Setup of epsilon:
// comp_mult_top
module comp_mult_top #(
parameter NO_MULT   = 4     ,  
parameter APB_BADDR = 0     ,  
parameter SYS_AW    = 16    ,  
parameter REG_DW    = 16       
)(
input                    clk         ,  
input                    rst_n       ,  
input      [ SYS_AW-1:0] apb_paddr   ,  
input                    apb_psel    ,  
input                    apb_penable ,  
input                    apb_pwrite  ,  
input      [REG_DW -1:0] apb_pwdata  ,  
output                   apb_pready  ,  
output reg [REG_DW -1:0] apb_prdata  ,  
output reg               apb_pslverr ,  
output reg               mem_ce      ,  
output reg               mem_we      ,  
output reg [SYS_AW -1:0] mem_addr    ,  
output reg [     8 -1:0] mem_wr_data ,  
input      [     8 -1:0] mem_rd_data    
);
localparam DWIDTH = 8 ;
localparam IDLE   = 2'b00;  
localparam RD_OPS = 2'b01;  
localparam WORK   = 2'b10;  
localparam WR_RES = 2'b11;  
reg  [       REG_DW -1:0] op1_addr      ;  
reg  [       REG_DW -1:0] op2_addr      ;  
reg  [       REG_DW -1:0] res_addr      ;  
reg  [       REG_DW -1:0] no_op         ;  
reg  [       REG_DW -1:0] cfg_start     ;  
reg  [       REG_DW -1:0] sts_stop      ;  
wire                      wr_op1_addr   ;  
wire                      wr_op2_addr   ;  
wire                      wr_res_addr   ;  
wire                      wr_no_op      ;  
wire                      wr_cfg_start  ;  
wire                      wr_sts_stop   ;  
wire                      rd_sts_stop   ;  
wire                      rd_sts_state  ;  
wire                      sel_regs      ;  
reg                       op_val        ;  
wire                      op_rdy        ;  
wire [   2*2*DWIDTH -1:0] op_data       ;  
wire                      res_val       ;  
reg                       res_rdy       ;  
wire [2*2*(DWIDTH+1)-1:0] res_data      ;  
wire                      set_res_rdy   ;  
reg  [     3*DWIDTH -1:0] data_reg      ;  
reg  [            2 -1:0] sts_cstate    ;  
wire                      start         ;  
wire                      sw_rst        ;  
wire                      byte_rd_done  ;  
wire                      byte_wr_done  ;  
wire                      finish        ;  
wire                      next_op       ;  
reg                       mem_ce_d      ;  
  ...
Size: about 3400 cells after synthesis, ~180 flip-flops, ~89 I/O pins, ~23000 µm² of cells after synthesis.
clock: 4.86 ns
lec_check: 0
abc_area: 1
cap_margin: 15
core_margin: 2
core_utilization: 72
cts_cluster_diameter: 235
cts_cluster_size: 40
gpl_routability_driven: 0
gpl_timing_driven: 1
hold_slack_margin: -0.05
setup_slack_margin: 1.18
slew_margin: 20
run.sh (not shown) runs the stock make flow with config.mk's settings and CLKGATE_MAP_FILE=.
In the summary table, epsilon is marked failed, with error GRT-0116 raised in 5_1_grt.
Setup changes, epsilon to beta
Settings: CTS_CLUSTER_SIZE removed (was 40); SETUP_SLACK_MARGIN removed (was 1.18); ABC_AREA removed (was 1); CTS_CLUSTER_DIAMETER removed (was 235); CORE_UTILIZATION changed from 72 to 40; HOLD_SLACK_MARGIN removed (was -0.05); CAP_MARGIN changed from 15 to 20; GPL_ROUTABILITY_DRIVEN removed (was 0); GPL_TIMING_DRIVEN removed (was 1); the clock period (ns, I/O delays scaled along) changed from 4.86 to 9.39.
### Flow results
- The average instance area after synthesis of beta is higher than that of epsilon.
- beta finished all stages; the layout is clean.
- Post-synthesis cell type count (beta over epsilon): increase, about 44%
- Of beta and epsilon, beta shows the higher overall die area, with epsilon below it.

========
== job 5947 ==
Starting RTL as in the previous note.
clock: 10.0 ns
lec_check: 0
cap_margin: 10
core_aspect_ratio: 0.61
core_margin: 2
core_utilization: 16
cts_cluster_size: 98
gpl_timing_driven: 0
hold_slack_margin: 0.2
max_routing_layer: met5
min_routing_layer: met2
place_density_lb_addon: 0.21
slew_margin: 15
tns_end_percent: 35
Edits applied to the flow inputs when going from job 5947 to job 8809:
# job 5947
export LEC_CHECK = 0
export CAP_MARGIN = 10
export CORE_ASPECT_RATIO = 0.61
export CORE_MARGIN = 2
export CORE_UTILIZATION = 16
export CTS_CLUSTER_SIZE = 98
export GPL_TIMING_DRIVEN = 0
export HOLD_SLACK_MARGIN = 0.2
export MAX_ROUTING_LAYER = met5
export MIN_ROUTING_LAYER = met2
export PLACE_DENSITY_LB_ADDON = 0.21
export SLEW_MARGIN = 15
export TNS_END_PERCENT = 35
create_clock -name core_clock -period 10.0 [get_ports {clk}]
# job 8809
export LEC_CHECK = 0
export CAP_MARGIN = 20
export CORE_MARGIN = 2
export CORE_UTILIZATION = 16
export MAX_ROUTING_LAYER = met4
export MIN_ROUTING_LAYER = met2
export PLACE_DENSITY_LB_ADDON = 0.04
export SLEW_MARGIN = 20
create_clock -name core_clock -period 10.0 [get_ports {clk}]
==> comparison <==
Job 8809 vs job 5947 — number of placed instances, taps included dropped slightly. Clock group power for job 8809: about 2% down relative to job 5947. Comparing job 8809 against job 5947, there is no change at all in area fraction in full adders, half adders and majority gates. Diff job 5947..job 8809 | die area | negligible. Changes observed in job 8809 relative to job 5947: footprint of the flip-flops and latches did not really move; worst setup slack went up by 210 ps. Summary of the comparison: non-clock buffer count is lower in job 8809, relative to job 5947. Comparing job 8809 and job 5947, overall track demand over capacity in global routing is higher on job 8809.
Changes in job 6606 relative to job 8809:
# job 8809
export LEC_CHECK = 0
export CAP_MARGIN = 20
export CORE_MARGIN = 2
export CORE_UTILIZATION = 16
export MAX_ROUTING_LAYER = met4
export MIN_ROUTING_LAYER = met2
export PLACE_DENSITY_LB_ADDON = 0.04
export SLEW_MARGIN = 20
create_clock -name core_clock -period 10.0 [get_ports {clk}]
# job 6606
export LEC_CHECK = 0
export CAP_MARGIN = 15
export CELL_PAD_IN_SITES_GLOBAL_PLACEMENT = 2
export CORE_MARGIN = 2
export CORE_UTILIZATION = 40
export CTS_CLUSTER_DIAMETER = 258
export CTS_CLUSTER_SIZE = 100
export SLEW_MARGIN = 20
export TNS_END_PERCENT = 15
create_clock -name core_clock -period 10.0 [get_ports {clk}]
--- outcome ---
Side by side, shortest period the worst path allows turned out lower in job 6606 than in job 8809. Against job 8809, job 6606 reports a die width that is lower. Having completed the whole flow, job 6606 delivered a layout that passed the timing, design-rule and antenna checks. Summary — part of the power in combinational logic, job 6606 relative to job 8809: lower, by 2.9 points. Summary — post-detailed-routing wire length, job 6606 relative to job 8809: lower, by about 26%.
Edits applied to the flow inputs when going from job 6606 to job 8971:
# job 6606
export LEC_CHECK = 0
export CAP_MARGIN = 15
export CELL_PAD_IN_SITES_GLOBAL_PLACEMENT = 2
export CORE_MARGIN = 2
export CORE_UTILIZATION = 40
export CTS_CLUSTER_DIAMETER = 258
export CTS_CLUSTER_SIZE = 100
export SLEW_MARGIN = 20
export TNS_END_PERCENT = 15
create_clock -name core_clock -period 10.0 [get_ports {clk}]
# job 8971
export LEC_CHECK = 0
export CAP_MARGIN = 40
export CELL_PAD_IN_SITES_GLOBAL_PLACEMENT = 2
export CORE_MARGIN = 7
export CORE_UTILIZATION = 40
export CTS_CLUSTER_DIAMETER = 334
export CTS_CLUSTER_SIZE = 41
export SLEW_MARGIN = 20
export TNS_END_PERCENT = 15
create_clock -name core_clock -period 10.0 [get_ports {clk}]
Findings:
Job 8971 completed end to end with timing, DRC and antenna clean. Job 6606 went all the way through synthesis, placement and routing and the layout is clean on timing, DRC and antenna. Job 6606 → job 8971: wire length has remained practically unchanged, met3 track utilization from global routing saw a decrease. On total power, job 8971 tracks job 6606 almost exactly. Compared with job 6606, in job 8971 global-route wire length before repair shrank by about 0.35%, final-layout clock buffer total shows a reduction of 1. In job 8971, area growth from synthesis to final layout is higher than in job 6606. For the reported net switching power, job 8971 came in about 2% higher than job 6606 did.
No activity file was given, so power comes from the tool's default toggle rates.
